`flow/design.v`:
```
`timescale 1ns / 1ps
module mul_ctrl
#(  parameter 					r = 10163,
	parameter					G_DAT_DEP = 159,
	parameter                   G_ADDR_W = 8,
    parameter                   G_DAT_W = 64,
    parameter                   H_ADDR_W = 7,
    parameter                   H_DAT_W = 14,
    parameter					H_DAT_DEP = 71)
(
	input						clk,
	input 						rst_b,
	input 						start,
	output reg 					done,
	output reg [G_ADDR_W-1:0]	g_addra,
	output reg 					g_wea,
	output reg [G_DAT_W-1:0]	g_douta,
	input      [G_DAT_W-1:0]	g_dina, 
	output reg [G_ADDR_W-1:0]	g_addrb,
	output reg 					g_web,
	output reg [G_DAT_W-1:0]	g_doutb,
	input      [G_DAT_W-1:0]	g_dinb,
	output reg [H_ADDR_W-1:0]	h_addra,
	output reg 					h_wea,
	output reg [H_DAT_W-1:0]	h_douta,
	input      [H_DAT_W-1:0]	h_dina, 
	output reg [G_ADDR_W-1:0]	f_addra,
	output reg 					f_wea,
	output reg [G_DAT_W-1:0]	f_douta,
	input      [G_DAT_W-1:0]	f_dina
    );
wire [H_DAT_W-1:0] h_dina_inv;
wire [5:0] offset, offset2;
wire [G_DAT_W-7:0] base;
reg [3:0] cnt;
reg h_flag;
reg [5:0] offset_reg,offset_reg2;
reg [2*G_DAT_W-1:0] rotate;
reg g_rd_done;
reg ld_done;
reg rot_done;
reg [1:0] f_wr_done;
parameter 		INIT = 3'd0,  
				READ_H = 3'd1,  
				READ_G = 3'd2,  
				LOAD = 3'd3,  
				ROTATE = 3'd4,
				ADD = 3'd5,
				WRITE_F = 3'd6;
reg    [2:0]   state, next_state;
always @ (posedge clk)
	  if (!rst_b)            
			state <= INIT;        
	  else                  
			state <= next_state; 
always @(*) begin
    case (state)
        INIT: 
            if (start)
                next_state = READ_H;
            else
                next_state = INIT;  
        READ_H:
        	if (cnt == 2)
                next_state = READ_G;  
            else 
            	next_state = READ_H;          
        READ_G:
        	if (g_rd_done)
        		next_state = LOAD;
        	else 
        		next_state = READ_G;	
        LOAD:	
        	if (ld_done)
        		next_state = ROTATE;
        	else 
        		next_state = LOAD;
        ROTATE:
        	if (rot_done)
        		next_state = ADD;
        	else 
        		next_state = ROTATE;
        ADD:
        	next_state = WRITE_F;
        WRITE_F:
        	if (done)
        		next_state = INIT;
        	else if (h_flag)
        		next_state = READ_H;	
        	else 
        		next_state = ROTATE;
        default:
            next_state = INIT;        
    endcase
end
always @(posedge clk) begin
	case (state)
		INIT: begin
			done <= 0;
			g_rd_done <= 0;
			ld_done <= 0;
			rot_done <= 0;
			f_wr_done <= 0;
			h_flag <= 0;
			cnt <= 0;
			offset_reg <= 0;
			offset_reg2 <= 0;
			rotate <= {2*G_DAT_W{1'b0}};
			g_addra <= 0;
			g_wea <= 0;
			g_douta <= {G_DAT_W{1'b0}};
			g_addrb <= 0;
			g_web <= 0;
			g_doutb <= {G_DAT_W{1'b0}};	
			h_addra <= 0;
			h_wea <= 0;
			h_douta <= {H_DAT_W{1'b0}};
			f_addra <= 0;
			f_wea <= 0;
			f_douta <= {G_DAT_W{1'b0}};
		end
		READ_H: begin
			done <= 0;
			g_rd_done <= 0;
			ld_done <= 0;
			rot_done <= 0;
			f_wr_done <= 0;
			h_flag <= 0;
			if (cnt != 2)
				cnt <= cnt + 1;
			else 
				cnt <= 0;	
			offset_reg <= offset_reg;
			offset_reg2 <= offset_reg2;
			rotate <= {2*G_DAT_W{1'b0}};
			g_addra <= 0;
			g_wea <= 0;
			g_douta <= {G_DAT_W{1'b0}};
			g_addrb <= 0;
			g_web <= 0;
			g_doutb <= {G_DAT_W{1'b0}};	
			h_addra <= h_addra;
			h_wea <= 0;
			h_douta <= {H_DAT_W{1'b0}};
			f_addra <= 0;
			f_wea <= 0;
			f_douta <= {G_DAT_W{1'b0}};			
		end
		READ_G: begin
			done <= 0;
			rot_done <= 0;
			f_wr_done <= 0;
			h_flag <= 0;
			if (!g_rd_done)
				cnt <= cnt + 1'd1;
			else 
				cnt <= 0;	
			offset_reg <= offset;
			offset_reg2 <= offset;
			rotate <= {2*G_DAT_W{1'b0}};
			if (base == G_DAT_DEP - 2 && cnt == 0 && offset_reg > 50) begin  
				g_addra <= base;
				g_addrb <= base + 1'd1;
				g_rd_done <= 0;
				ld_done <= 0;
			end
			else if (base == G_DAT_DEP - 2 && cnt == 1 && offset_reg > 50) begin  
				g_addra <= base + 1'd1;
				g_addrb <= 0;
				g_rd_done <= 1;
				ld_done <= 0;
			end
			else  if (cnt == 0) begin
				g_addra <= base;
				g_addrb <= base == G_DAT_DEP - 1 ? 0 : base + 1'd1;
				g_rd_done <= 0;
				ld_done <= 0;
			end
			else begin
				g_addra <= base;
				g_addrb <= base == G_DAT_DEP - 1 ? 0 : base + 1'd1;
				g_rd_done <= 1;
				ld_done <= 0;
			end
			g_wea <= 0;
			g_douta <= {G_DAT_W{1'b0}};
			g_web <= 0;
			g_doutb <= {G_DAT_W{1'b0}};	
			h_addra <= h_addra;
			h_wea <= 0;
			h_douta <= {H_DAT_W{1'b0}};
			f_addra <= 0;
			f_wea <= 0;
			f_douta <= {G_DAT_W{1'b0}};			
		end
		LOAD: begin
			done <= 0;
			g_rd_done <= 0;
			rot_done <= 0;
			f_wr_done <= 0;
			h_flag <= 0;
			if (ld_done)
				offset_reg <= g_addra == 0 ? offset2 : offset;
			else 
				offset_reg <= offset_reg;	
			offset_reg2 <= offset_reg2;
			if (ld_done)
				cnt <= 0;
			else 
				cnt <= cnt + 1'b1;	
			if (base == G_DAT_DEP - 2 && cnt == 0 && offset_reg > 50) begin
				rotate <= {g_dina,g_dinb[G_DAT_W-1:G_DAT_W-51],13'd0};
				ld_done <= 1;
			end
			else if (base == G_DAT_DEP - 2 && cnt == 1 && offset_reg > 50) begin
				rotate <= {rotate[2*G_DAT_W-1:2*G_DAT_W-115],g_dinb[G_DAT_W-1:G_DAT_W-13]};
				ld_done <= 0;	
			end	
			else if (base == G_DAT_DEP - 1) begin
				rotate <= {g_dina[G_DAT_W-1:G_DAT_W-51],g_dinb,13'b0};
				ld_done <= 1;
			end
			else begin
				rotate <= {g_dina,g_dinb};
				ld_done <= 1;
			end
			if (cnt == 0) begin
				h_addra <= h_addra;	
				g_addra <= g_addra != G_DAT_DEP - 1 ? g_addra + 1'd1 : 0;
				g_addrb <= g_addrb != G_DAT_DEP - 1 ? g_addrb + 1'd1 : 0;
			end
			else begin
				h_addra <= h_addra;
				g_addra <= g_addra;
				g_addrb <= g_addrb;
			end
			g_wea <= 0;
			g_douta <= {G_DAT_W{1'b0}};
			g_web <= 0;
			g_doutb <= {G_DAT_W{1'b0}};	
			h_wea <= 0;
			h_douta <= {H_DAT_W{1'b0}};
			f_addra <= 0;
			f_wea <= 0;
			f_douta <= {G_DAT_W{1'b0}};
		end
		ROTATE: begin
			done <= 0;
			g_rd_done <= 0;
			ld_done <= 0;
			f_wr_done <= 0;
			h_flag <= h_flag;
			if (cnt == 5)
				cnt <= 0;
			else	
				cnt <= cnt + 1;
			if (cnt == 4)
				rot_done <= 1;
			else 
				rot_done <= 0;	
			if (cnt == 0 && offset_reg2[0])
				rotate <= {rotate[2*G_DAT_W-2:0],1'b0};
			else if (cnt == 1 && offset_reg2[1])
				rotate <= {rotate[2*G_DAT_W-3:0],2'b0};
			else if (cnt == 2 && offset_reg2[2])
				rotate <= {rotate[2*G_DAT_W-5:0],4'b0};
			else if (cnt == 3 && offset_reg2[3])
				rotate <= {rotate[2*G_DAT_W-9:0],8'b0};
			else if (cnt == 4 && offset_reg2[4])
				rotate <= {rotate[2*G_DAT_W-17:0],16'b0};
			else if (cnt == 5 && offset_reg2[5])
				rotate <= {rotate[2*G_DAT_W-33:0],32'b0};
			else 
				rotate <= rotate;	
			g_wea <= 0;
			g_douta <= {G_DAT_W{1'b0}};			
			g_web <= 0;
			g_doutb <= {G_DAT_W{1'b0}};	
			if (cnt == 2 && h_flag) begin  
				h_addra <= h_addra;
				g_addra <= base;
				g_addrb <= base + 1'd1 == G_DAT_DEP ? 0 : base + 1'd1;
				offset_reg <= offset; 
				offset_reg2 <= offset_reg2;
			end
			else if (cnt == 3 && base == G_DAT_DEP - 2 && offset_reg > 50 && h_flag) begin  
				h_addra <= h_addra;
				g_addra <= base + 1'b1;
				g_addrb <= 0;
				offset_reg <= offset_reg;
				offset_reg2 <= offset_reg2;
			end
			else if (cnt == 3 && g_addra == G_DAT_DEP - 2 && offset_reg > 50) begin  
				h_addra <= h_addra;
				g_addra <= G_DAT_DEP - 1;
				g_addrb <= 0;
				offset_reg <= offset_reg;
				offset_reg2 <= offset_reg2;
			end
			else begin
				h_addra <= h_addra;
				g_addra <= g_addra;
				g_addrb <= g_addrb;
				offset_reg <= offset_reg;
				offset_reg2 <= offset_reg2;
			end
			h_wea <= 0;
			h_douta <= {H_DAT_W{1'b0}};
			f_addra <= f_addra;
			f_wea <= 0;
			f_douta <= {G_DAT_W{1'b0}};	
		end
		ADD: begin
			if (h_addra == H_DAT_DEP-1'b1 && f_addra == G_DAT_DEP-1'b1) 
				done <= 1;
			else
				done <= 0;	
			g_rd_done <= 0;
			ld_done <= 0;
			rot_done <= 0;
			f_wr_done <= 0;	
			offset_reg <= offset_reg;
			offset_reg2 <= offset_reg2;
			cnt <= 0;
			if (g_addra == G_DAT_DEP-1 && offset_reg > 50)  
				rotate <= {g_dina,g_dinb[G_DAT_W-1:G_DAT_W-51],13'd0};
			else if (g_addra == G_DAT_DEP-1 && (offset_reg < 50 || offset_reg == 50))
				rotate <= {g_dina[G_DAT_W-1:G_DAT_W-51],g_dinb,13'd0};
			else 	
				rotate <= {g_dina,g_dinb};	
			g_addra <= g_addra;
			g_wea <= 0;
			g_douta <= {G_DAT_W{1'b0}};
			g_addrb <= g_addrb;
			g_web <= 0;
			g_doutb <= {G_DAT_W{1'b0}};	
			h_wea <= 0;
			h_douta <= {H_DAT_W{1'b0}};
			if (f_addra == G_DAT_DEP-1) begin
				h_addra <= h_addra + 1;
				h_flag <= 1;  
			end				
			else begin
				h_addra <= h_addra;	
				h_flag <= 0;
			end
			f_addra <= f_addra;
			f_wea <= 1;
			f_douta <= f_addra != G_DAT_DEP-1 ? f_dina ^ rotate[2*G_DAT_W-1:2*G_DAT_W-G_DAT_W] : {f_dina[G_DAT_W-1:G_DAT_W-51] ^ rotate[2*G_DAT_W-1:2*G_DAT_W-51],13'b0};
		end
		WRITE_F: begin	
			done <= 0;	
			g_rd_done <= 0;
			ld_done <= 0;
			rot_done <= 0;
			f_wr_done <= 0;
			if (g_addra == G_DAT_DEP-1) begin
				offset_reg <= offset2;	
				offset_reg2 <= offset_reg;			
			end
			else begin
				offset_reg <= offset_reg;
				offset_reg2 <= offset_reg;
			end	
			cnt <= 0;			
			if (g_addra == G_DAT_DEP-1 && offset_reg > 50) 
				rotate <= {rotate[2*G_DAT_W-1:2*G_DAT_W-115],g_dinb[G_DAT_W-1:G_DAT_W-13]};
			else 
				rotate <= rotate;	
			g_addra <= g_addra != G_DAT_DEP - 1 ? g_addra + 1'd1 : 0;
			g_wea <= 0;
			g_douta <= {G_DAT_W{1'b0}};
			g_addrb <= g_addrb != G_DAT_DEP - 1 ? g_addrb + 1'd1 : 0;
			g_web <= 0;
			g_doutb <= {G_DAT_W{1'b0}};	
			h_wea <= 0;
			h_addra <= h_addra;	
			h_douta <= {H_DAT_W{1'b0}};
			h_flag <= h_flag;
			if (f_addra != G_DAT_DEP-1)
				f_addra <= f_addra + 1'b1;
			else 
				f_addra <= 0;	
			f_wea <= 0;
			f_douta <= {G_DAT_W{1'b0}};	
		end
	endcase
end
assign h_dina_inv = h_dina == 0 ? 0 : r - h_dina;
assign base = h_dina_inv[H_DAT_W-1:6];
assign offset = h_dina_inv[5:0];
assign offset2 = offset > 50 ? offset-51 : offset+13; 
endmodule
`timescale 1ns / 1ps
module bike_mul
#(  parameter               G_ADDR_W = 8,
    parameter               G_DAT_W = 64,
    parameter               H_ADDR_W = 7,
    parameter               H_DAT_W = 14
    )
(
    input                   clk,
    input                   rst_b,
    input                   start,
    output reg              done,
    output reg [G_ADDR_W-1:0] g_addra,
    input      [G_DAT_W-1:0]  g_douta,
    output reg [G_ADDR_W-1:0] g_addrb,
    input      [G_DAT_W-1:0]  g_doutb,
    output reg [H_ADDR_W-1:0] h_addra,
    input      [H_DAT_W-1:0]  h_douta,
    output reg                f_wea,
    output reg [G_ADDR_W-1:0] f_addra,
    output reg [G_DAT_W-1:0]  f_dina,
    input      [G_DAT_W-1:0]  f_douta
    );
wire                    mul_done;
wire                    mul_g_wea, mul_g_web;
wire [G_ADDR_W-1:0]     mul_g_addra, mul_g_addrb;
wire [G_DAT_W-1:0]      mul_g_douta, mul_g_doutb;
wire                    mul_h_wea;
wire [H_ADDR_W-1:0]     mul_h_addra;
wire [H_DAT_W-1:0]      mul_h_douta;
wire                    mul_f_wea;
wire [G_ADDR_W-1:0]     mul_f_addra;
wire [G_DAT_W-1:0]      mul_f_douta;
mul_ctrl mul0_ctrl (
    .clk                    (clk),
    .rst_b                  (rst_b),
    .start                  (start),
    .done                   (mul_done),
    .g_addra                (mul_g_addra),
    .g_wea                  (mul_g_wea),
    .g_douta                (mul_g_douta),
    .g_dina                 (g_douta),
    .g_addrb                (mul_g_addrb),
    .g_web                  (mul_g_web),
    .g_doutb                (mul_g_doutb),
    .g_dinb                 (g_doutb),
    .h_addra                (mul_h_addra),
    .h_wea                  (mul_h_wea),
    .h_douta                (mul_h_douta),
    .h_dina                 (h_douta),
    .f_addra                (mul_f_addra),
    .f_wea                  (mul_f_wea),
    .f_douta                (mul_f_douta),
    .f_dina                 (f_douta)
    );
always @(posedge clk) begin
    if (!rst_b) begin
        done    <= 1'b0;
        g_addra <= 0;
        g_addrb <= 0;
        h_addra <= 0;
        f_wea   <= 1'b0;
        f_addra <= 0;
        f_dina  <= 0;
    end
    else begin
        done    <= mul_done;
        g_addra <= mul_g_addra;
        g_addrb <= mul_g_addrb;
        h_addra <= mul_h_addra;
        f_wea   <= mul_f_wea;
        f_addra <= mul_f_addra;
        f_dina  <= mul_f_douta;
    end
end
endmodule
```
`flow/run.sh`:
```
#!/bin/bash
# the make line also repeats each setting of config.mk as NAME=value (left out here)
make -C /OpenROAD-flow-scripts/flow DESIGN_CONFIG=/design/flow/config.mk WORK_HOME=/design/flow/orfs CLKGATE_MAP_FILE= finish
```
`flow/config.mk`:
```
export PLATFORM = sky130hd
export DESIGN_NAME = bike_mul
export DESIGN_NICKNAME = bike_mul
export VERILOG_FILES = /design/flow/design.v
export SDC_FILE = /design/flow/constraint.sdc
export NUM_CORES = 4
export LEC_CHECK = 0
export CAP_MARGIN = 20
export CORE_ASPECT_RATIO = 1.56
export CORE_MARGIN = 8
export CORE_UTILIZATION = 40
export CTS_CLUSTER_DIAMETER = 222
export GPL_ROUTABILITY_DRIVEN = 0
export GPL_TIMING_DRIVEN = 0
export HOLD_SLACK_MARGIN = 0.17
export PLACE_DENSITY = 0.6
export SLEW_MARGIN = 20
export TNS_END_PERCENT = 35
```
`flow/constraint.sdc`:
```
create_clock -name core_clock -period 6.55 [get_ports {clk}]
set_input_delay 1.3100 -clock core_clock [delete_from_list [all_inputs] [get_ports {clk}]]
set_output_delay 1.3100 -clock core_clock [all_outputs]
set_load 0.01 [all_outputs]
```
==> impl_metrics.csv, run 1 <==
group,metric,value,unit
synth,synth_cells,2468,
floorplanning,die_w,202.1,um
floorplanning,die_h,306.3,um
synth,synth_chip_area,21610,sq um
clock_network,numCtsBuffers,35,
floorplanning,num_rows,106,
synth,flop_cell,"edfxtp_1",
critical_path,critPathKind,"input port to flip-flop",
critical_path,critical_path_depth,16,
synth,yosysUniqueCellTypes,72,
synth,edf_count,245,
power,p_sw_share,30.89,%
global_routing,grt_overflow,0,
route,insertedDiodeCount,0,
power,maxPowerGroup,"sequential cells",
synth,synthTopCellsByCount,"nand2_1, edfxtp_1, clkbuf_1, nand3_1, a21oi_1",
clock_network,path_clk_slew,0.06,ns
critical_path,r2r_slack,2.00,ns
critical_path,cp.buffers_inverters,8,
power,combPwrFrac,20.8,%
clock_network,cts-root-buf,"clkbuf_16",
clock_network,cts_setup_buffers,0,
power,seq_power,0.00281,W
synth,logic_family,"AND-OR/OR-AND gates",
critical_path,max_stage_delay,0.66,ns
synth,syn-cell-area,21610,sq um
power,powerDensity,228.9,nW/um^2
synth,top_cells_by_area,"edfxtp_1, dfxtp_1, nand2_1",
global_routing,first_global_vias,21880,
critical_path,cp.arrival,6.05,ns
global_routing,track_usage,30.21,%
synth,async_reset_ff_share,0,%
synth,synth_warnings,2,
critical_path,critical_path.max_fanout,17,
global_routing,antenna_found_initial,0,
clock_network,h-tree-depth,2,
final_timing,skew,0.02873,ns
place,portBuffers,300,
clock_network,cts_hold_buf,0,
synth,top_area_cell,"edfxtp_1",
route,dr.pass1.iters,13,
clock_network,cts_resized,0,
final_timing,relSlewSlack,22.40,%
critical_path,regToRegEndpoint,"mul0_ctrl.rotate[36]$_DFFE_PP_",
floorplanning,fp_util,40.43,%
final_timing,worst_slew_pin_slew,1.155,ns
final_timing,setup_tns,0,ns
power,power_frac_clock,33.4,%
route,wl,96.81,mm
critical_path,worstPathRequired,6.85,ns
min_path,hold_class,"flip-flop to flip-flop",
critical_path,crit_top_cell,"buf_16",
critical_path,path_cells,"clkdlybuf4s50_1, inv_1, ha_1, buf_2, nor4b_1, nand4_1, o21a_1, inv_1, ha_1, nand4_1, nor3_1, buf_2, a31oi_4, buf_16, buf_16, buf_16",
clock_network,clkSinkCount,349,
power,comb-power,0.00128,W
power,peakVddDrop,0.1838,mV
synth,ys_ff,349,
critical_path,cp_slowest_cell,"nor3_1",
critical_path,path_delay_family,"buffers and inverters",
final_timing,grt_setup_unrepaired,"no",
power,power_switching,0.001899,W
min_path,min_to,"f_dina[21]$_SDFF_PN0_",
synth,yosysMostFrequentCell,"nand2_1",
final_timing,holdWs,0.4469,ns
place,post_dp_cell_area,25720,sq um
route,vias,22270,
route,wl_per_cell,27.34,um
critical_path,crit_start,"h_douta[3]",
clock_network,clockBufferDepth,3,
power,sequentialPowerShare,45.7,%
place,pre_cts_slack,0.3774,ns
route,viasPerCell,6.289,
power,p_leak,9.912,nW
min_path,hold_depth,1,
final_timing,layout_setup_ws,0.8042,ns
route,detail-route-antenna-nets,0,
final_timing,max_freq,174.0,MHz
synth,synth.avg_cell_area,8.755,sq um
critical_path,crit_path_end,"mul0_ctrl.rotate[36]$_DFFE_PP_",
job,log.warning_count,39,
floorplanning,chip_area,61900,sq um
job,drv_cap,0,
floorplanning,pin_count,306,
synth,ys_cells,2468,
place,dp_hpwl,73.08,mm
critical_path,cp-start-kind,"input port",
power,p_int,0.004249,W
route,first_iter_violations,3363,
power,power,0.006148,W
synth,top_area_share,34.05,%
power,pg_clk,0.00206,W
synth,xor_share,4.134,%
cells_and_area,fillers,5072,
cells_and_area,areaGrowthSynthToFinish,24.32,%
synth,ys_seq_share,43.68,%
cells_and_area,nets,3043,
cells_and_area,fin_area,26860,sq um
synth,compound_area_share,21.77,%
final_timing,drv_slew,0,
synth,adder_share,1.216,%
synth,syn-num-nets,2698,
final_timing,period_minus_slack,5.746,ns
final_timing,hold_viol,0,
critical_path,ff2ff_path_depth,12,
synth,simple_gate_share,20.20,%
final_timing,fin_crit_sh,87.72,%
global_routing,grt_max_degree,45,
critical_path,regToRegStartpoint,"mul0_ctrl.cnt[0]$_DFFE_PP_",
floorplanning,core-area,53450,sq um
global_routing,grt_pass1_wl,142.1,mm
status,status,"finished clean",
min_path,worstHoldStart,"mul0_ctrl.f_douta[21]$_SDFFCE_PN0P_",
clock_network,cts_tree,"done",
route,drc,0,
clock_network,worstSkewPairLatency,0.56,ns
synth,ys_sh_mux,3.851,%
final_timing,setup_viol,0,
critical_path,endpoint_kind,"flip-flop",
-- cell type report --
cell class | count | area, sq um | share of cell area, %
Timing Repair Buffer | 308 | 3199 | 11.91
Buffer | 250 | 1018 | 3.791
Clock inverter | 19 | 145.1 | 0.5403
Inverter | 25 | 93.84 | 0.3493
Clock buffer | 44 | 992.2 | 3.694
Tap cell | 702 | 878.3 | 3.270
Multi-Input combinational cell | 1844 | 11100 | 41.31
Sequential cell | 349 | 9439 | 35.14
-- routing by layer --
metal,GRT usage (%),vias to the layer above,part of all wire [%]
met3,7.506,462,11
met4,19.84,0,7.9
met5,0,-,0
met1,33.42,10340,34
met2,51.05,1644,47
li1,-,9824,-
-- stage by stage --
step           utilization (%)  std cells
6_report                 50.26       3541
5_1_grt                  50.26       3541
4_1_cts                  50.26       3541
3_5_place_dp             48.13       3478
3_3_place_gp             47.72       3470
2_1_floorplan                -       2468
==> run 2: changes to the inputs <==
- CORE_ASPECT_RATIO: 1.56 -> 0.95
- CORE_MARGIN: 8 -> 5
- CTS_CLUSTER_DIAMETER: 222 -> 208
- CTS_CLUSTER_SIZE: default -> 14
- HOLD_SLACK_MARGIN: 0.17 -> default
- PLACE_DENSITY: 0.6 -> default
- TNS_END_PERCENT: 35 -> 50
- clock period: 6.55 -> 7.8 ns (I/O delays scaled with it)
==> run 2 against run 1 <==
Net effect:
- still clean on timing, DRC and antenna
- worst setup slack improved by 1.3 ns
- sequential power decreased by 16%
- clock skew increased by 0.011 ns
- global-route usage decreased by 0.55 points
- clock-buffer cell count increased by 6
- worst hold slack got worse by 0.0011 ns
- critical path depth unchanged
- cell count increased by 0.31%
- critical path type unchanged
- largest cell class unchanged
- largest power group unchanged
==> impl_metrics.csv, run 2 <==
group,metric,value,unit
critical_path,r2r_slack,3.74,ns
route,viasPerCell,6.286,
clock_network,worstSkewPairLatency,0.63,ns
power,maxPowerGroup,"sequential cells",
critical_path,regToRegEndpoint,"mul0_ctrl.rotate[47]$_DFFE_PP_",
global_routing,antenna_found_initial,2,
route,detail-route-antenna-nets,0,
final_timing,max_freq,174.3,MHz
synth,ys_ff,349,
synth,simple_gate_share,20.20,%
critical_path,worstPathRequired,8.18,ns
critical_path,cp_slowest_cell,"nor3_1",
synth,yosysMostFrequentCell,"nand2_1",
critical_path,cp-start-kind,"input port",
global_routing,grt_pass1_wl,136.0,mm
synth,yosysUniqueCellTypes,72,
critical_path,cp.arrival,6.12,ns
synth,synth_warnings,2,
synth,synth_chip_area,21610,sq um
floorplanning,pin_count,306,
global_routing,grt_max_degree,58,
floorplanning,die_w,248.5,um
job,drv_cap,0,
clock_network,cts_setup_buffers,0,
min_path,hold_depth,1,
synth,ys_seq_share,43.68,%
synth,compound_area_share,21.77,%
final_timing,holdWs,0.4459,ns
critical_path,max_stage_delay,0.70,ns
power,powerDensity,181.7,nW/um^2
synth,adder_share,1.216,%
clock_network,clkSinkCount,349,
job,log.warning_count,39,
final_timing,drv_slew,0,
synth,synth_cells,2468,
final_timing,period_minus_slack,5.738,ns
synth,syn-cell-area,21610,sq um
min_path,worstHoldStart,"mul0_ctrl.f_douta[48]$_SDFFCE_PN0P_",
place,dp_hpwl,70.41,mm
place,portBuffers,300,
synth,top_area_share,34.05,%
final_timing,setup_tns,0,ns
route,drc,0,
route,routed.top_layer,"met5",
cells_and_area,nets,3038,
final_timing,hold_viol,0,
route,dr_wl_met3,11.81,mm
route,dr.pass1.iters,8,
clock_network,path_clk_slew,0.07,ns
synth,logic_family,"AND-OR/OR-AND gates",
power,peakVddDrop,0.2124,mV
power,comb-power,0.00107,W
clock_network,clockBufferDepth,3,
critical_path,ff2ff_path_depth,12,
critical_path,critical_path_depth,16,
power,seq_power,0.00237,W
synth,top_cells_by_area,"edfxtp_1, dfxtp_1, nand2_1",
synth,ys_cells,2468,
power,p_leak,9.721,nW
min_path,hold_class,"flip-flop to flip-flop",
clock_network,cts-root-buf,"clkbuf_16",
route,wl_per_cell,26.14,um
final_timing,setup_viol,0,
synth,syn-num-nets,2698,
clock_network,cts_resized,0,
power,combPwrFrac,22.1,%
floorplanning,die_h,236.5,um
critical_path,regToRegStartpoint,"mul0_ctrl.cnt[0]$_DFFE_PP_",
critical_path,critical_path.max_fanout,21,
clock_network,h-tree-depth,1,
synth,flop_cell,"edfxtp_1",
final_timing,relSlewSlack,20.63,%
synth,top_area_cell,"edfxtp_1",
floorplanning,chip_area,58770,sq um
power,p_int,0.003299,W
synth,synthTopCellsByCount,"nand2_1, edfxtp_1, clkbuf_1, nand3_1, a21oi_1",
critical_path,cp.buffers_inverters,8,
floorplanning,fp_util,40.17,%
route,vias,22330,
route,drt-met1-wl,36.19,mm
clock_network,numCtsBuffers,28,
floorplanning,num_rows,83,
power,sequentialPowerShare,49.1,%
global_routing,first_global_vias,21020,
power,power_frac_clock,28.8,%
final_timing,fin_crit_sh,73.57,%
power,power_switching,0.001527,W
power,pg_clk,0.00139,W
clock_network,cts_hold_buf,0,
clock_network,cts_tree,"done",
synth,ys_sh_mux,3.851,%
synth,async_reset_ff_share,0,%
critical_path,crit_path_end,"mul0_ctrl.rotate[47]$_DFFE_PP_",
synth,synth.avg_cell_area,8.755,sq um
cells_and_area,final_util,49.36,%
global_routing,grt_overflow,0,
critical_path,endpoint_kind,"flip-flop",
power,p_sw_share,31.64,%
cells_and_area,areaGrowthSynthToFinish,22.89,%
route,wl,92.84,mm
final_timing,skew,0.03970,ns
critical_path,path_delay_family,"buffers and inverters",
critical_path,crit_start,"h_douta[3]",
final_timing,worst_slew_pin_slew,1.183,ns
global_routing,track_usage,29.66,%
synth,edf_count,245,
critical_path,path_cells,"clkdlybuf4s50_1, inv_1, ha_1, buf_2, nor4b_1, nand4_1, o21a_1, inv_1, ha_1, nand4_1, nor3_1, buf_2, a31oi_4, buf_8, buf_8, buf_16",
route,first_iter_violations,3399,
synth,xor_share,4.134,%
min_path,min_to,"f_dina[48]$_SDFF_PN0_",
status,status,"finished clean",
floorplanning,core-area,53790,sq um
route,route.met2.wl,38.93,mm
critical_path,critPathKind,"input port to flip-flop",
final_timing,grt_setup_unrepaired,"no",
==> run 2: layer usage <==
| layer | track usage, % | vias to the layer above |
|---|---|---|
| li1 | - | 9814 |
| met1 | 40.18 | 10400 |
| met2 | 44.38 | 1701 |
| met3 | 7.501 | 406 |
| met4 | 14.48 | 2 |
| met5 | 0 | - |
==> run 2: stage by stage <==
step / cells / worst slack, ns / instance area (sq um) / total power [W]
finish: 3552 / 2.062 / 26550 / 0.004825
global route: 3551 / 1.755 / 26550 / 0.004987
CTS: 3550 / 2.216 / 26540 / 0.004793
detailed placement: 3499 / 1.575 / 25730 / 0.003429
global placement: 3490 / -2.559 / 25520 / 0.003408
floorplan: 2468 / 0.3550 / 21610 / 0.002884
==> run 2: area by class of cell <==
cell class,count,area (sq um)
fill,5166,27240
multi-input combinational,1844,11090
sequential,349,9439
timing repair buffer,310,3198
buffer,250,1018
tap,722,903.4
clock buffer,50,783.3
inverter,25,93.84
clock inverter,1,30.03
antenna,1,2.502
==> run 3: changes to the inputs <==
- CORE_ASPECT_RATIO: 0.95 -> default
- CORE_MARGIN: 5 -> 2
- CORE_UTILIZATION: 40 -> 65
- CTS_CLUSTER_DIAMETER: 208 -> 352
- GPL_ROUTABILITY_DRIVEN: 0 -> default
- GPL_TIMING_DRIVEN: 0 -> default
- SETUP_SLACK_MARGIN: default -> 0.43
- TNS_END_PERCENT: 50 -> default
- clock period: 7.8 -> 3.55 ns (I/O delays scaled with it)
==> run 3 against run 2 <==
Net effect:
- cell count fell by 11%
- via count rose by 4.0%
- non-clock buffer count fell by 98
- sequential cell count did not move
- utilization rose by 33 points
- clock skew fell by 0.0061 ns
- final area rose by 1.3%
- clock-buffer cell count did not move
- sequential share of layout area fell by 0.44 points
- die area fell by 41%
- still clean on timing, DRC and antenna
- combinational power rose by 120%
- global-route usage rose by 16 points
==> impl_metrics.csv, run 3 <==
group,metric,value,unit
min_path,hold_class,"flip-flop to flip-flop",
min_path,hold_depth,1,
cells_and_area,final_util,82.44,%
power,peakVddDrop,0.3864,mV
status,status,"finished clean",
floorplanning,core-area,32620,sq um
route,drc,0,
synth,top_area_share,34.05,%
critical_path,r2r_slack,0.46,ns
floorplanning,num_rows,66,
cells_and_area,fillers,1820,
floorplanning,chip_area,34720,sq um
clock_network,numCtsBuffers,28,
power,combPwrFrac,21.7,%
global_routing,grt_pass1_wl,126.4,mm
clock_network,cts-root-buf,"clkbuf_16",
route,wl_per_cell,26.69,um
synth,ys_cells,2468,
place,dp_hpwl,52.66,mm
power,p_sw_share,31.51,%
route,detail-route-antenna-nets,0,
floorplanning,die_w,186.3,um
synth,simple_gate_share,20.20,%
clock_network,worstSkewPairLatency,0.59,ns
critical_path,critical_path.max_fanout,25,
clock_network,cts_hold_buf,0,
global_routing,first_global_vias,21900,
power,p_int,0.007295,W
synth,yosysMostFrequentCell,"nand2_1",
synth,synth_cells,2468,
synth,flop_cell,"edfxtp_1",
place,pre_cts_slack,-0.5721,ns
synth,ys_ff,349,
clock_network,h-tree-depth,1,
clock_network,clockBufferDepth,3,
synth,logic_family,"AND-OR/OR-AND gates",
critical_path,max_stage_delay,0.29,ns
route,viasPerCell,7.308,
final_timing,period_minus_slack,3.197,ns
synth,syn-num-nets,2698,
floorplanning,fp_util,66.24,%
cells_and_area,areaGrowthSynthToFinish,24.44,%
synth,ys_seq_share,43.68,%
critical_path,cp-start-kind,"input port",
min_path,worstHoldStart,"mul0_ctrl.f_douta[10]$_SDFFCE_PP0P_",
critical_path,regToRegEndpoint,"mul0_ctrl.rotate[16]$_DFFE_PP_",
critical_path,cp.buffers_inverters,7,
route,first_iter_violations,6105,
critical_path,cp.arrival,3.48,ns
synth,compound_area_share,21.77,%
clock_network,cts_tree,"done",
critical_path,critical_path_depth,16,
synth,ys_sh_mux,3.851,%
synth,top_cells_by_area,"edfxtp_1, dfxtp_1, nand2_1",
power,p_leak,10.23,nW
critical_path,ff2ff_path_depth,9,
clock_network,path_clk_slew,0.08,ns
route,vias,23220,
critical_path,path_cells,"dlygate4sd2_1, nor4b_4, nand4_1, o21a_1, buf_6, inv_4, ha_4, nand4_1, buf_4, buf_6, nor4_4, buf_4, o21ai_4, clkbuf_16, nand2_1, o21ai_0",
global_routing,antenna_found_initial,4,
place,portBuffers,305,
synth,synth_chip_area,21610,sq um
cells_and_area,nets,2940,
synth,synthTopCellsByCount,"nand2_1, edfxtp_1, clkbuf_1, nand3_1, a21oi_1",
route,dr.pass1.iters,20,
power,maxPowerGroup,"sequential cells",
critical_path,endpoint_kind,"flip-flop",
job,drv_cap,0,
critical_path,worstPathRequired,3.83,ns
final_timing,relSlewSlack,36.41,%
synth,yosysUniqueCellTypes,72,
synth,adder_share,1.216,%
power,seq_power,0.00531,W
critical_path,critPathKind,"input port to flip-flop",
power,pg_clk,0.00303,W
final_timing,worst_slew_pin_slew,0.9539,ns
synth,syn-cell-area,21610,sq um
power,comb-power,0.00231,W
critical_path,cp_slowest_cell,"nor4_4",
synth,synth_warnings,2,
global_routing,grt_max_degree,154,
power,powerDensity,396.1,nW/um^2
final_timing,setup_tns,0,ns
floorplanning,die_h,186.3,um
final_timing,fin_crit_sh,90.05,%
synth,synth.avg_cell_area,8.755,sq um
final_timing,layout_setup_ws,0.3531,ns
place,place_inst,3085,
job,log.warning_count,58,
synth,xor_share,4.134,%
min_path,min_to,"f_dina[10]$_SDFF_PN0_",
critical_path,crit_start,"h_douta[9]",
floorplanning,pin_count,306,
global_routing,track_usage,45.80,%
synth,edf_count,245,
place,place_congestion,0.9772,
cells_and_area,final_cells,3177,
final_timing,max_freq,312.8,MHz
critical_path,crit_path_end,"mul0_ctrl.rotate[113]$_DFFE_PP_",
critical_path,regToRegStartpoint,"mul0_ctrl.cnt[2]$_DFFE_PP_",
final_timing,drv_slew,0,
final_timing,setup_viol,0,
synth,async_reset_ff_share,0,%
synth,top_area_cell,"edfxtp_1",
final_timing,hold_viol,0,
power,sequentialPowerShare,49.8,%
power,power_frac_clock,28.5,%
critical_path,path_delay_family,"buffers and inverters",
final_timing,skew,0.03364,ns
final_timing,grt_setup_unrepaired,"yes",
route,wl,84.79,mm
power,power_switching,0.003355,W
clock_network,clkSinkCount,349,
global_routing,grt_overflow,0,
==> run 3: timing repair <==
action / CTS / global route
gates cloned: 4 / 5
setup endpoints to repair: 274 / 147
resized: 57 / 28
buffers inserted: 23 / 5
pin swaps: 26 / 32
==> run 3: routing by layer <==
metal	GRT usage [%]	routed length (um)	vias up	share of wire [%]
met1	57.31	27910	10520	33
li1	-	-	9636	-
met5	0	9	-	0.011
met4	26.31	6705	2	7.9
met3	11.30	13100	624	15
met2	72.69	37060	2435	44
==> run 3: cell type report <==
| class | instances | area, sq um | share of cell area [%] |
|---|---|---|---|
| inverters | 25 | 103.9 | 0.3862 |
| repair buffers | 462 | 4598 | 17.10 |
| diodes | 4 | 10.01 | 0.03722 |
| flip-flops and latches | 349 | 9440 | 35.11 |
| clock buffers | 50 | 784.5 | 2.918 |
| clock inverters | 1 | 16.27 | 0.06049 |
| multi-input cells | 1844 | 11380 | 42.33 |
| well taps | 442 | 553.0 | 2.057 |
==> run 3: metrics by stage <==
stage | cell area (sq um) | power (W) | hold slack [ns]
floorplan | 21780 | 0.006342 | 0.4261
finish | 26890 | 0.01065 | 0.4542
detailed placement | 25500 | 0.007445 | 0.4368
CTS | 26660 | 0.01039 | 0.4518
global placement | 25500 | 0.007358 | 0.4276
global route | 26890 | 0.01085 | 0.4671
==> run 4: changes to the inputs <==
- CORE_UTILIZATION: 65 -> 58
- CTS_CLUSTER_DIAMETER: 352 -> default
- CTS_CLUSTER_SIZE: 14 -> default
- PLACE_DENSITY: default -> 0.6
- SETUP_SLACK_MARGIN: 0.43 -> default
- clock period: 3.55 -> 3.71 ns (I/O delays scaled with it)
==> run 4 against run 3 <==
Net effect:
- via count fell by 7.2%
- clock-buffer cell count rose by 4
- clock power rose by 28%
- critical endpoint is now mul0_ctrl.g_addrb[4]$_DFFE_PP_
==> impl_metrics.csv, run 4 <==
group,metric,value,unit
place,place_congestion,0.9821,
critical_path,cp.buffers_inverters,3,
final_timing,hold_viol,0,
cells_and_area,flop_area,9440,sq um
critical_path,path_delay_family,"AND-OR/OR-AND gates",
clock_network,cts_hold_buf,0,
min_path,hold_class,"flip-flop to flip-flop",
route,wl,75.91,mm
route,vias,21550,
min_path,min_to,"f_dina[3]$_SDFF_PN0_",
critical_path,critical_path.max_fanout,7,
floorplanning,pin_count,306,
route,dr.pass1.iters,13,
clock_network,clockBufferDepth,3,
synth,top_cells_by_area,"edfxtp_1, dfxtp_1, nand2_1",
route,wl_per_cell,23.86,um
clock_network,path_clk_slew,0.06,ns
synth,yosysMostFrequentCell,"nand2_1",
job,log.warning_count,46,
critical_path,r2r_slack,0.38,ns
synth,syn-num-nets,2698,
synth,ys_ff,349,
floorplanning,core-area,36610,sq um
synth,adder_share,1.216,%
synth,ys_seq_share,43.68,%
power,power_frac_clock,35.3,%
final_timing,layout_setup_ws,0.2008,ns
global_routing,track_usage,38.11,%
synth,flop_cell,"edfxtp_1",
critical_path,crit_start,"h_douta[2]",
power,comb-power,0.00206,W
synth,synth_warnings,2,
power,powerDensity,410.2,nW/um^2
synth,edf_count,245,
floorplanning,chip_area,38810,sq um
synth,yosysUniqueCellTypes,72,
clock_network,worstSkewPairLatency,0.56,ns
synth,top_area_share,34.05,%
place,post_dp_cell_area,25500,sq um
synth,logic_family,"AND-OR/OR-AND gates",
cells_and_area,areaGrowthSynthToFinish,24.08,%
global_routing,grt_max_degree,105,
synth,async_reset_ff_share,0,%
critical_path,cp_slowest_cell,"clkdlybuf4s50_1",
route,first_iter_violations,4142,
synth,syn-cell-area,21610,sq um
route,detail-route-antenna-nets,0,
final_timing,fin_crit_sh,94.59,%
global_routing,grt_util_met2,58.96,%
power,power_switching,0.003209,W
cells_and_area,final_cells,3181,
power,sequentialPowerShare,45.9,%
clock_network,cts-root-buf,"clkbuf_16",
power,p_sw_share,29.18,%
route,drc,0,
critical_path,path_cells,"clkdlybuf4s50_1, inv_4, ha_4, and3b_1, buf_4, o21ai_0, or3_1, a2111o_1, mux2i_1, a2111o_1, a22oi_2, o22ai_1",
final_timing,skew,0.01658,ns
clock_network,numCtsBuffers,39,
cells_and_area,fillers,2799,
route,viasPerCell,6.774,
job,drv_cap,0,
cells_and_area,fin_area,26810,sq um
final_timing,drv_slew,0,
global_routing,grtUsageMet3,8.690,%
synth,ys_sh_mux,3.851,%
global_routing,grt_overflow,0,
floorplanning,die_w,197.0,um
power,p_leak,10.22,nW
synth,synth_cells,2468,
power,peakVddDrop,0.2942,mV
final_timing,max_freq,285.0,MHz
place,portBuffers,305,
power,maxPowerGroup,"sequential cells",
floorplanning,fp_util,59.02,%
critical_path,max_stage_delay,0.55,ns
synth,simple_gate_share,20.20,%
place,pre_cts_slack,-0.4424,ns
final_timing,worst_slew_pin_slew,1.089,ns
critical_path,worstPathRequired,4.01,ns
critical_path,regToRegEndpoint,"mul0_ctrl.rotate[14]$_DFFE_PP_",
min_path,hold_depth,1,
power,combPwrFrac,18.8,%
global_routing,grt_pass1_wl,115.4,mm
synth,synthTopCellsByCount,"nand2_1, edfxtp_1, clkbuf_1, nand3_1, a21oi_1",
critical_path,critPathKind,"input port to flip-flop",
place,dp_hpwl,51.37,mm
cells_and_area,logic_area,11240,sq um
synth,compound_area_share,21.77,%
synth,xor_share,4.134,%
final_timing,relSlewSlack,27.43,%
place,place_inst,3106,
cells_and_area,nets,2910,
critical_path,crit_path_end,"mul0_ctrl.g_addrb[4]$_DFFE_PP_",
floorplanning,num_rows,70,
critical_path,crit_top_cell,"a2111o_1",
synth,synth.avg_cell_area,8.755,sq um
global_routing,grt.busiest_layer,"met2",
final_timing,period_minus_slack,3.509,ns
status,status,"finished clean",
clock_network,h-tree-depth,2,
synth,synth_chip_area,21610,sq um
global_routing,antenna_found_initial,3,
clock_network,clkSinkCount,349,
synth,ys_cells,2468,
final_timing,setup_viol,0,
synth,top_area_cell,"edfxtp_1",
critical_path,regToRegStartpoint,"mul0_ctrl.cnt[2]$_DFFE_PP_",
critical_path,cp-start-kind,"input port",
critical_path,critical_path_depth,12,
clock_network,cts_tree,"done",
final_timing,grt_setup_unrepaired,"no",
critical_path,ff2ff_path_depth,6,
power,seq_power,0.00505,W
power,pg_clk,0.00388,W
critical_path,endpoint_kind,"flip-flop",
floorplanning,die_h,197.0,um
global_routing,met1_usage,50.63,%
global_routing,first_global_vias,20090,
critical_path,cp.arrival,3.81,ns
min_path,worstHoldStart,"mul0_ctrl.f_douta[3]$_SDFFCE_PP0P_",
power,p_int,0.007789,W
==> run 4: through the flow <==
stage / util (%) / hold slack, ns / setup TNS (ns) / power, W
2_1_floorplan: - / 0.4261 / -126.09 / 0.006066
3_3_place_gp: 69.66 / 0.4264 / -25.99 / 0.007069
3_5_place_dp: 69.66 / 0.4329 / -62.15 / 0.007110
4_1_cts: 73.16 / 0.4373 / 0 / 0.01096
5_1_grt: 73.24 / 0.4507 / 0 / 0.01133
6_report: 73.24 / 0.4335 / 0 / 0.01100
==> run 4: what timing repair did <==
action	4_1_cts	5_1_grt
setup buffers	0	0
endpoints found under the setup margin	0	59
resized	0	2
==> run 4: area by class of cell <==
class                   instances  share of cell area [%]
inverters                      25                  0.3593
clock buffers                  54                   4.312
well taps                     468                   2.184
diodes                          2                 0.01867
repair buffers                421                   15.53
clock inverters                18                  0.4713
multi-input cells            1844                   41.91
flip-flops and latches        349                   35.21
==> run 4: layer usage <==
metal | wire length (um) | part of all wire, % | vias to the layer above
li1 | - | - | 9570
met2 | 34160 | 45 | 1712
met5 | 14 | 0.018 | -
met1 | 27920 | 37 | 9944
met3 | 9825 | 13 | 319
met4 | 3983 | 5.2 | 2
==> run 5: changes to the inputs <==
- CORE_UTILIZATION: 58 -> 56
- PLACE_DENSITY: 0.6 -> default
==> run 5 against run 4 <==
Net effect:
- worst setup slack got worse by 0.037 ns
- sequential share of layout area decreased by 0.13 points
- non-clock buffer count increased by 14
- sequential cell count unchanged
- via count increased by 0.89%
- combinational power about the same
- final area increased by 0.36%
- critical path type unchanged
- power about the same
- global-route usage decreased by 0.63 points
- area after synthesis unchanged
- highest routed layer is now met4
- cell count increased by 1.8%
- maximum frequency decreased by 1.0%
==> impl_metrics.csv, run 5 <==
group,metric,value,unit
power,maxPowerGroup,"sequential cells",
floorplanning,die_w,200.4,um
critical_path,worstPathRequired,4.02,ns
critical_path,cp.buffers_inverters,4,
route,vias,21740,
synth,syn-cell-area,21610,sq um
floorplanning,core-area,37840,sq um
synth,edf_count,245,
final_timing,worst_slew_pin_slew,1.103,ns
global_routing,grt_max_degree,153,
power,pg_clk,0.00386,W
power,comb-power,0.00209,W
global_routing,grt_overflow,0,
floorplanning,num_rows,71,
floorplanning,fp_util,57.10,%
min_path,hold_depth,1,
cells_and_area,final_util,71.11,%
synth,synth_warnings,2,
synth,async_reset_ff_share,0,%
job,log.warning_count,46,
clock_network,h-tree-depth,2,
critical_path,critical_path_depth,14,
global_routing,antenna_found_initial,3,
synth,synth.avg_cell_area,8.755,sq um
min_path,hold_class,"flip-flop to flip-flop",
synth,simple_gate_share,20.20,%
synth,ys_sh_mux,3.851,%
route,detail-route-antenna-nets,0,
critical_path,cp_slowest_cell,"a222oi_1",
critical_path,regToRegEndpoint,"mul0_ctrl.rotate[29]$_DFFE_PP_",
clock_network,clkSinkCount,349,
clock_network,worstSkewPairLatency,0.57,ns
route,wl,77.30,mm
power,peakVddDrop,0.3142,mV
synth,syn-num-nets,2698,
critical_path,endpoint_kind,"flip-flop",
critical_path,r2r_slack,0.57,ns
clock_network,clockBufferDepth,3,
critical_path,crit_path_end,"mul0_ctrl.rotate[66]$_DFFE_PP_",
final_timing,setup_viol,0,
power,p_leak,10.27,nW
cells_and_area,logic_area,11250,sq um
power,power_frac_clock,35.1,%
critical_path,path_delay_family,"AND-OR/OR-AND gates",
global_routing,first_global_vias,20600,
final_timing,relSlewSlack,26.49,%
final_timing,skew,0.01664,ns
critical_path,critPathKind,"input port to flip-flop",
final_timing,period_minus_slack,3.546,ns
route,wl_per_cell,23.87,um
status,status,"finished clean",
synth,flop_cell,"edfxtp_1",
route,drc,0,
final_timing,hold_viol,0,
power,power_switching,0.003230,W
global_routing,grt_pass1_wl,119.8,mm
place,place_congestion,0.9192,
power,p_int,0.007773,W
clock_network,path_clk_slew,0.06,ns
job,drv_cap,0,
critical_path,crit_start,"h_douta[3]",
final_timing,fin_crit_sh,95.58,%
synth,top_area_share,34.05,%
cells_and_area,areaGrowthSynthToFinish,24.53,%
clock_network,cts-root-buf,"clkbuf_16",
synth,ys_ff,349,
min_path,min_to,"f_dina[7]$_SDFF_PN0_",
final_timing,drv_slew,0,
floorplanning,die_h,200.4,um
floorplanning,chip_area,40170,sq um
final_timing,max_freq,282.0,MHz
synth,logic_family,"AND-OR/OR-AND gates",
synth,top_cells_by_area,"edfxtp_1, dfxtp_1, nand2_1",
critical_path,cp.arrival,3.86,ns
power,sequentialPowerShare,45.9,%
synth,compound_area_share,21.77,%
critical_path,regToRegStartpoint,"mul0_ctrl.cnt[0]$_DFFE_PP_",
power,power,0.01100,W
route,viasPerCell,6.712,
global_routing,track_usage,37.48,%
power,seq_power,0.00505,W
power,combPwrFrac,19.0,%
critical_path,cp-start-kind,"input port",
cells_and_area,flop_area,9440,sq um
place,dp_hpwl,52.65,mm
synth,ys_cells,2468,
synth,adder_share,1.216,%
cells_and_area,fillers,2901,
synth,yosysMostFrequentCell,"nand2_1",
synth,ys_seq_share,43.68,%
critical_path,path_cells,"clkdlybuf4s50_1, inv_1, ha_4, nor4b_4, nand4_1, o21a_1, inv_1, ha_2, nand4_1, a211o_1, o21a_2, buf_12, a222oi_1, nand3_1",
clock_network,cts_tree,"done",
synth,top_area_cell,"edfxtp_1",
route,dr.pass1.iters,14,
cells_and_area,nets,2924,
synth,yosysUniqueCellTypes,72,
floorplanning,pin_count,306,
critical_path,max_stage_delay,0.46,ns
place,portBuffers,305,
synth,synth_chip_area,21610,sq um
min_path,worstHoldStart,"mul0_ctrl.f_douta[7]$_SDFFCE_PP0P_",
route,first_iter_violations,3861,
synth,synthTopCellsByCount,"nand2_1, edfxtp_1, clkbuf_1, nand3_1, a21oi_1",
critical_path,critical_path.max_fanout,53,
power,powerDensity,408.9,nW/um^2
clock_network,numCtsBuffers,39,
synth,synth_cells,2468,
critical_path,ff2ff_path_depth,8,
power,p_sw_share,29.36,%
synth,xor_share,4.134,%
run 5: layout make-up:
| class | count | share of cell area (%) |
|---|---|---|
| multi-input combinational | 1844 | 41.81 |
| sequential | 349 | 35.08 |
| timing repair buffer | 435 | 15.63 |
| clock buffer | 57 | 4.259 |
| tap | 511 | 2.376 |
| clock inverter | 15 | 0.4557 |
| inverter | 25 | 0.3580 |
| antenna | 3 | 0.02790 |
run 5: stage by stage:
stage | hold slack, ns | setup TNS (ns) | setup slack [ns] | cell area (sq um) | std cells
5_1_grt | 0.4480 | -0.01422 | -0.01422 | 26910 | 3239
3_3_place_gp | 0.4275 | -27.13 | -0.2829 | 25610 | 3164
6_report | 0.4419 | 0 | 0.1641 | 26910 | 3239
3_5_place_dp | 0.4322 | -47.71 | -0.4204 | 25610 | 3164
2_1_floorplan | 0.4261 | -126.09 | -1.092 | 21710 | 2468
4_1_cts | 0.4450 | 0 | 0.1626 | 26870 | 3236
run 5: layer usage:
metal	share of wire, %	wire length (um)	vias up	global-route usage [%]
li1	-	-	9603	-
met1	38	29610	10140	50.73
met2	44	34020	1693	56.49
met3	12	9658	299	8.896
met4	5.2	4014	0	18.68
met5	0	0	-	0
run 5: what timing repair did:
action                                  4_1_cts  5_1_grt
hold buffers                                  0        0
endpoints found under the setup margin        0       56
setup buffers                                 0        0
gates resized                                 0        4
==> run 6: changes to the inputs <==
- CORE_UTILIZATION: 56 -> 40
- PLACE_DENSITY: default -> 0.6
- clock period: 3.71 -> 6.37 ns (I/O delays scaled with it)
==> run 6 against run 5 <==
Net effect:
- still clean on timing, DRC and antenna
- wire length rose by 4.0%
- sequential cell count unchanged
- die area rose by 39%
- non-clock buffer count down 96
- final area is 2.5% lower
- register-to-register slack better by 1.6 ns
- utilization is 22 points lower
- synthesized cell count is the same
- first-iteration DRC count is 15% lower
==> impl_metrics.csv, run 6 <==
group,metric,value,unit
final_timing,layout_setup_ws,1.402,ns
critical_path,endpoint_kind,"flip-flop",
clock_network,clockBufferDepth,3,
place,dp_hpwl,54.71,mm
route,wl,80.42,mm
clock_network,path_clk_slew,0.06,ns
place,portBuffers,305,
critical_path,crit_start,"h_douta[2]",
global_routing,track_usage,27.90,%
place,place_congestion,0.9285,
floorplanning,die_w,236.4,um
clock_network,clkSinkCount,349,
power,comb-power,0.00115,W
power,sequentialPowerShare,45.5,%
final_timing,relSlewSlack,31.68,%
global_routing,grt_max_degree,116,
route,detail-route-antenna-nets,0,
power,p_int,0.004577,W
route,first_iter_violations,3265,
route,drc,0,
synth,syn-num-nets,2698,
clock_network,numCtsBuffers,41,
synth,async_reset_ff_share,0,%
status,status,"finished clean",
cells_and_area,final_cells,3331,
critical_path,path_delay_family,"AND-OR/OR-AND gates",
critical_path,path_cells,"clkdlybuf4s50_1, inv_1, ha_1, nor4b_1, nand4_1, o21a_1, inv_1, ha_1, nand4_1, a211o_1, o21a_2, buf_4, a222oi_1, nand3_1",
final_timing,grt_setup_unrepaired,"no",
power,peakVddDrop,0.1542,mV
job,drv_cap,0,
final_timing,worst_slew_pin_slew,1.025,ns
place,place_inst,3252,
synth,yosysMostFrequentCell,"nand2_1",
route,vias,20900,
cells_and_area,fillers,5111,
critical_path,crit_path_end,"mul0_ctrl.rotate[43]$_DFFE_PP_",
power,power_frac_clock,36.8,%
critical_path,cp-start-kind,"input port",
min_path,worstHoldStart,"mul0_ctrl.f_douta[56]$_SDFFCE_PN0P_",
synth,ys_ff,349,
critical_path,regToRegEndpoint,"mul0_ctrl.rotate[127]$_DFFE_PP_",
route,viasPerCell,6.275,
clock_network,cts_setup_buffers,0,
critical_path,cp.arrival,5.28,ns
clock_network,worstSkewPairLatency,0.57,ns
synth,top_area_cell,"edfxtp_1",
clock_network,cts_hold_buf,0,
min_path,min_to,"f_dina[56]$_SDFF_PN0_",
synth,edf_count,245,
power,power_switching,0.001886,W
clock_network,h-tree-depth,2,
critical_path,cp_slowest_cell,"clkdlybuf4s50_1",
synth,synth_chip_area,21610,sq um
synth,synth_cells,2468,
synth,logic_family,"AND-OR/OR-AND gates",
synth,ys_sh_mux,3.851,%
critical_path,worstPathRequired,6.68,ns
floorplanning,num_rows,85,
power,maxPowerGroup,"sequential cells",
route,dr.pass1.iters,9,
global_routing,grt_overflow,0,
min_path,hold_class,"flip-flop to flip-flop",
final_timing,setup_viol,0,
power,seq_power,0.00294,W
final_timing,drv_slew,0,
critical_path,critPathKind,"input port to flip-flop",
critical_path,cp.buffers_inverters,4,
power,pg_clk,0.00238,W
synth,synth.avg_cell_area,8.755,sq um
clock_network,cts-root-buf,"clkbuf_16",
cells_and_area,final_util,48.97,%
synth,compound_area_share,21.77,%
job,log.warning_count,48,
place,pre_cts_slack,0.9874,ns
synth,yosysUniqueCellTypes,72,
power,combPwrFrac,17.8,%
cells_and_area,areaGrowthSynthToFinish,21.46,%
synth,syn-cell-area,21610,sq um
global_routing,antenna_found_initial,4,
final_timing,skew,0.02095,ns
power,powerDensity,246.3,nW/um^2
power,p_leak,9.711,nW
synth,top_area_share,34.05,%
floorplanning,pin_count,306,
critical_path,regToRegStartpoint,"mul0_ctrl.cnt[0]$_DFFE_PP_",
synth,synthTopCellsByCount,"nand2_1, edfxtp_1, clkbuf_1, nand3_1, a21oi_1",
clock_network,cts_resized,0,
critical_path,ff2ff_path_depth,8,
final_timing,fin_crit_sh,78.00,%
final_timing,max_freq,201.3,MHz
critical_path,max_stage_delay,0.54,ns
floorplanning,die_h,236.4,um
power,p_sw_share,29.18,%
synth,xor_share,4.134,%
synth,ys_cells,2468,
synth,adder_share,1.216,%
clock_network,cts_tree,"done",
final_timing,holdWs,0.4418,ns
global_routing,first_global_vias,19570,
critical_path,critical_path_depth,14,
min_path,hold_depth,1,
floorplanning,core-area,53600,sq um
critical_path,r2r_slack,2.18,ns
floorplanning,chip_area,55900,sq um
synth,top_cells_by_area,"edfxtp_1, dfxtp_1, nand2_1",
cells_and_area,nets,2830,
synth,synth_warnings,2,
final_timing,setup_tns,0,ns
synth,flop_cell,"edfxtp_1",
final_timing,hold_viol,0,
synth,simple_gate_share,20.20,%
route,wl_per_cell,24.14,um
critical_path,critical_path.max_fanout,56,
final_timing,period_minus_slack,4.968,ns
global_routing,grt_pass1_wl,122.2,mm
floorplanning,fp_util,40.31,%
synth,ys_seq_share,43.68,%
## run 6: cell type report
cell class	instances	area, sq um	area share [%]
inverters	25	93.84	0.3575
clock buffers	61	1214	4.624
flip-flops and latches	349	9442	35.97
diodes	4	10.01	0.03814
multi-input cells	1844	11180	42.58
repair buffers	339	3317	12.64
well taps	696	870.8	3.318
clock inverters	13	122.6	0.4672
## run 6: metal layers
metal / GRT usage (%) / vias to the layer above / routed length [um]
li1: - / 9405 / -
met1: 39.18 / 9983 / 33770
met2: 41.56 / 1293 / 34830
met3: 5.395 / 216 / 8023
met4: 12.47 / 4 / 3764
met5: 0 / - / 27
## run 6: per-stage QoR
step | instance area (sq um) | power, W
global route | 26240 | 0.006693
global placement | 24890 | 0.004096
finish | 26250 | 0.006463
CTS | 26230 | 0.006472
detailed placement | 24890 | 0.004111
floorplan | 21620 | 0.003528
==> run 7: changes to the inputs <==
- CORE_UTILIZATION: 40 -> 58
- PLACE_DENSITY: 0.6 -> default
- SETUP_SLACK_MARGIN: default -> 1.29
- clock period: 6.37 -> 5.63 ns (I/O delays scaled with it)
==> run 7 against run 6 <==
Net effect:
- synthesized cell count did not move
- via count rose by 1.1%
- clock-buffer cell count fell by 4
- sequential share of layout area rose by 0.32 points
- non-clock buffer count fell by 3
- sequential cell count did not move
- worst hold slack improved by 0.0045 ns
- combinational power rose by about 10%
- highest routed layer unchanged
==> impl_metrics.csv, run 7 <==
group,metric,value,unit
synth,yosysMostFrequentCell,"nand2_1",
critical_path,critical_path_depth,12,
final_timing,setup_tns,0,ns
critical_path,crit_start,"h_douta[4]",
global_routing,grt_pass1_wl,113.8,mm
clock_network,cts-root-buf,"clkbuf_16",
synth,ys_cells,2468,
floorplanning,pin_count,306,
critical_path,critical_path.max_fanout,115,
final_timing,fin_crit_sh,74.84,%
final_timing,worst_slew_pin_slew,1.175,ns
final_timing,max_freq,237.3,MHz
final_timing,period_minus_slack,4.214,ns
critical_path,ff2ff_path_depth,8,
synth,syn-cell-area,21610,sq um
critical_path,r2r_slack,1.45,ns
synth,ys_ff,349,
final_timing,skew,0.01348,ns
global_routing,track_usage,37.64,%
floorplanning,die_h,197.0,um
global_routing,first_global_vias,19410,
synth,ys_seq_share,43.68,%
global_routing,grt_max_degree,116,
synth,syn-num-nets,2698,
synth,top_cells_by_area,"edfxtp_1, dfxtp_1, nand2_1",
floorplanning,core-area,36610,sq um
power,p_int,0.005105,W
power,sequentialPowerShare,46.1,%
place,place_congestion,0.9327,
status,status,"finished clean",
power,p_leak,9.704,nW
synth,yosysUniqueCellTypes,72,
synth,adder_share,1.216,%
synth,top_area_share,34.05,%
job,drv_cap,0,
global_routing,grt_overflow,0,
cells_and_area,fin_area,26010,sq um
route,wl_per_cell,24.27,um
synth,synthTopCellsByCount,"nand2_1, edfxtp_1, clkbuf_1, nand3_1, a21oi_1",
min_path,hold_class,"flip-flop to flip-flop",
synth,synth_cells,2468,
synth,top_area_cell,"edfxtp_1",
critical_path,regToRegStartpoint,"mul0_ctrl.cnt[0]$_DFFE_PP_",
min_path,worstHoldStart,"mul0_ctrl.f_douta[39]$_SDFFCE_PN0P_",
synth,flop_cell,"edfxtp_1",
power,peakVddDrop,0.2072,mV
job,log.warning_count,50,
synth,synth.avg_cell_area,8.755,sq um
synth,simple_gate_share,20.20,%
power,maxPowerGroup,"sequential cells",
place,portBuffers,305,
final_timing,drv_slew,0,
clock_network,path_clk_slew,0.06,ns
route,drc,0,
critical_path,cp.arrival,4.41,ns
global_routing,antenna_found_initial,2,
critical_path,critPathKind,"input port to flip-flop",
clock_network,cts_hold_buf,0,
final_timing,layout_setup_ws,1.416,ns
cells_and_area,logic_area,11280,sq um
synth,synth_chip_area,21610,sq um
floorplanning,num_rows,70,
route,detail-route-antenna-nets,0,
final_timing,hold_viol,0,
power,combPwrFrac,18.0,%
clock_network,worstSkewPairLatency,0.57,ns
cells_and_area,nets,2826,
power,pg_clk,0.00259,W
floorplanning,fp_util,59.02,%
power,p_sw_share,29.19,%
critical_path,path_delay_family,"buffers and inverters",
critical_path,cp-start-kind,"input port",
power,power_frac_clock,35.9,%
clock_network,clkSinkCount,349,
critical_path,cp_slowest_cell,"clkdlybuf4s50_1",
power,seq_power,0.00332,W
critical_path,max_stage_delay,0.68,ns
critical_path,crit_path_end,"mul0_ctrl.rotate[46]$_DFFE_PP_",
clock_network,h-tree-depth,2,
critical_path,regToRegEndpoint,"mul0_ctrl.rotate[46]$_DFFE_PP_",
synth,ys_sh_mux,3.851,%
synth,xor_share,4.134,%
route,viasPerCell,6.829,
critical_path,cp.buffers_inverters,5,
floorplanning,die_w,197.0,um
critical_path,path_cells,"clkdlybuf4s50_1, o211a_2, o21a_1, o21a_1, inv_1, ha_2, nand4_1, buf_4, nor3_4, buf_4, a31oi_4, buf_12",
clock_network,numCtsBuffers,39,
synth,logic_family,"AND-OR/OR-AND gates",
synth,compound_area_share,21.77,%
min_path,hold_depth,1,
critical_path,endpoint_kind,"flip-flop",
power,powerDensity,277.2,nW/um^2
power,comb-power,0.00130,W
cells_and_area,fillers,2811,
synth,async_reset_ff_share,0,%
place,pre_cts_slack,0.4984,ns
clock_network,clockBufferDepth,3,
place,post_dp_cell_area,24630,sq um
floorplanning,chip_area,38810,sq um
critical_path,worstPathRequired,5.82,ns
clock_network,cts_tree,"done",
cells_and_area,flop_area,9440,sq um
route,vias,21140,
final_timing,relSlewSlack,21.50,%
route,wl,75.13,mm
route,dr.pass1.iters,13,
final_timing,grt_setup_unrepaired,"no",
min_path,min_to,"f_dina[39]$_SDFF_PN0_",
synth,edf_count,245,
place,dp_hpwl,50.01,mm
power,power_switching,0.002105,W
final_timing,setup_viol,0,
synth,synth_warnings,2,
route,first_iter_violations,3751,
cells_and_area,areaGrowthSynthToFinish,20.36,%
==> run 7: layer usage <==
layer  routed length (um)  GRT usage [%]
met1                28300          51.57
met4                 3835          18.43
met2                33880          57.89
met5                   13              0
met3                 9104          6.710
==> run 7: area by class of cell <==
cell class	count	share of cell area (%)
well taps	468	2.251
inverters	25	0.3704
flip-flops and latches	349	36.30
clock inverters	14	0.4714
clock buffers	57	4.527
repair buffers	336	12.72
multi-input cells	1845	43.35
diodes	1	0.009621
==> run 7: metrics by stage <==
stage / cells / util (%) / hold slack (ns) / total power [W]
global route: 3095 / 71.04 / 0.4539 / 0.007433
CTS: 3091 / 70.87 / 0.4473 / 0.007185
finish: 3095 / 71.04 / 0.4463 / 0.007210
floorplan: 2468 / - / 0.4261 / 0.003996
detailed placement: 3020 / 67.28 / 0.4329 / 0.004621
global placement: 3020 / 67.28 / 0.4274 / 0.004593
==> run 7: timing repair <==
action	CTS	global route
endpoints found under the hold margin	0	0
buffers inserted	0	2
gates resized	2	8
cloned	0	1
pin swaps	0	1
setup endpoints to repair	111	234
==> run 8: changes to the inputs <==
- ABC_AREA: default -> 1
- CELL_PAD_IN_SITES_GLOBAL_PLACEMENT: default -> 0
- CORE_UTILIZATION: 58 -> 60
- CTS_CLUSTER_SIZE: default -> 95
- MAX_ROUTING_LAYER: default -> met5
- PLACE_DENSITY: default -> 0.58
- SETUP_SLACK_MARGIN: 1.29 -> 0.95
- clock period: 5.63 -> 5.03 ns (I/O delays scaled with it)
==> run 8 against run 7 <==
Net effect:
- critical path type unchanged
- via count grew 13%
- worst setup slack got worse by 0.23 ns
- critical path depth grew 4
- clock-buffer cell count fell by 3
- combinational power grew 22%
- non-clock buffer count shrank 2
- still clean
==> impl_metrics.csv, run 8 <==
group,metric,value,unit
synth,ys_seq_share,41.39,%
status,status,"finished clean",
critical_path,path_delay_family,"buffers and inverters",
floorplanning,die_w,199.0,um
route,wl_per_cell,21.26,um
power,comb-power,0.00159,W
job,log.warning_count,52,
min_path,min_to,"f_dina[8]$_SDFF_PN0_",
route,dr.pass1.iters,9,
clock_network,numCtsBuffers,38,
clock_network,worstSkewPairLatency,0.57,ns
floorplanning,chip_area,39590,sq um
global_routing,grt_pass1_wl,121.0,mm
critical_path,ff2ff_path_depth,13,
critical_path,path_cells,"clkdlybuf4s50_1, clkinvlp_4, ha_4, nand2_1, nor2_2, nand3_4, nand3_4, ha_1, inv_1, nor2_4, nand2_2, nor3_4, nand2_1, o2111ai_2, clkinvlp_4, buf_4",
final_timing,period_minus_slack,3.845,ns
clock_network,clockBufferDepth,3,
synth,logic_family,"AND-OR/OR-AND gates",
synth,adder_share,1.152,%
power,powerDensity,297.4,nW/um^2
synth,flop_cell,"edfxtp_1",
synth,ys_cells,3073,
synth,synthTopCellsByCount,"nand2_1, inv_1, o21ai_0, edfxtp_1, nor2_1",
synth,syn-num-nets,3303,
job,drv_cap,0,
place,place_inst,3706,
power,p_sw_share,30.27,%
global_routing,first_global_vias,21780,
final_timing,layout_setup_ws,1.186,ns
synth,top_area_share,32.26,%
final_timing,fin_crit_sh,76.43,%
power,sequentialPowerShare,45.2,%
final_timing,grt_setup_unrepaired,"no",
synth,ys_ff,349,
place,post_dp_cell_area,25980,sq um
final_timing,relSlewSlack,25.89,%
critical_path,critical_path.max_fanout,64,
critical_path,worstPathRequired,5.21,ns
clock_network,cts_resized,0,
place,pre_cts_slack,0.7068,ns
critical_path,endpoint_kind,"flip-flop",
synth,yosysUniqueCellTypes,53,
place,place_congestion,1.044,
min_path,hold_class,"flip-flop to flip-flop",
cells_and_area,fin_area,27250,sq um
synth,ys_sh_mux,0,%
power,p_int,0.005650,W
critical_path,crit_start,"h_douta[2]",
synth,top_cells_by_area,"edfxtp_1, nand2_1, dfxtp_1",
clock_network,path_clk_slew,0.06,ns
route,wl,80.25,mm
power,pg_clk,0.00285,W
cells_and_area,final_cells,3774,
route,vias,23810,
clock_network,cts_tree,"done",
critical_path,critical_path_depth,16,
final_timing,worst_slew_pin_slew,1.104,ns
global_routing,track_usage,39.60,%
floorplanning,core-area,37580,sq um
power,maxPowerGroup,"sequential cells",
final_timing,holdWs,0.4273,ns
critical_path,cp_slowest_cell,"buf_4",
synth,top_area_cell,"edfxtp_1",
critical_path,regToRegStartpoint,"mul0_ctrl.cnt[2]$_DFFE_PP_",
final_timing,hold_viol,0,
final_timing,setup_tns,0,ns
place,portBuffers,305,
route,viasPerCell,6.308,
final_timing,max_freq,260.1,MHz
final_timing,setup_viol,0,
critical_path,max_stage_delay,0.69,ns
synth,async_reset_ff_share,0,%
synth,compound_area_share,24.96,%
clock_network,cts_hold_buf,0,
clock_network,clkSinkCount,349,
synth,synth_chip_area,22810,sq um
route,detail-route-antenna-nets,0,
global_routing,grt_overflow,0,
power,seq_power,0.00367,W
final_timing,drv_slew,0,
synth,synth_warnings,2,
synth,edf_count,245,
clock_network,cts_setup_buffers,0,
critical_path,crit_path_end,"mul0_ctrl.rotate[69]$_DFFE_PP_",
global_routing,grt_max_degree,122,
critical_path,critPathKind,"input port to flip-flop",
floorplanning,pin_count,306,
synth,syn-cell-area,22810,sq um
clock_network,cts-root-buf,"clkbuf_16",
clock_network,h-tree-depth,2,
floorplanning,num_rows,71,
min_path,hold_depth,2,
power,peakVddDrop,0.2209,mV
power,p_leak,11.11,nW
final_timing,skew,0.01546,ns
global_routing,antenna_found_initial,0,
min_path,worstHoldStart,"mul0_ctrl.f_douta[8]$_SDFFCE_PP0P_",
floorplanning,fp_util,60.69,%
power,combPwrFrac,19.6,%
synth,synth.avg_cell_area,7.421,sq um
floorplanning,die_h,199.0,um
route,drc,0,
-- run 8: per-stage QoR --
| stage | util, % | total power (W) |
|---|---|---|
| after floorplan | - | 0.004510 |
| after global placement | 69.15 | 0.005201 |
| after detailed placement | 69.15 | 0.005236 |
| after CTS | 72.49 | 0.008050 |
| after global routing | 72.52 | 0.008353 |
| final | 72.52 | 0.008103 |
-- run 8: per-layer routing --
metal / global-route usage (%) / up-vias / wire [um]
met4: 17.99 / 0 / 3887
met3: 9.156 / 256 / 11000
met1: 54.65 / 10990 / 31030
li1: - / 10770 / -
met5: 0 / - / 0
met2: 59.27 / 1793 / 34320
-- run 8: layout make-up --
type | count | area (sq um)
Inverter | 398 | 1504
Timing Repair Buffer | 334 | 3297
Tap cell | 511 | 639.4
Clock inverter | 14 | 121.4
Multi-Input combinational cell | 2114 | 11110
Fill cell | 2973 | 10330
Sequential cell | 349 | 9442
Clock buffer | 54 | 1135
Power figures rest on the tool's default switching activity, not on a simulated workload.
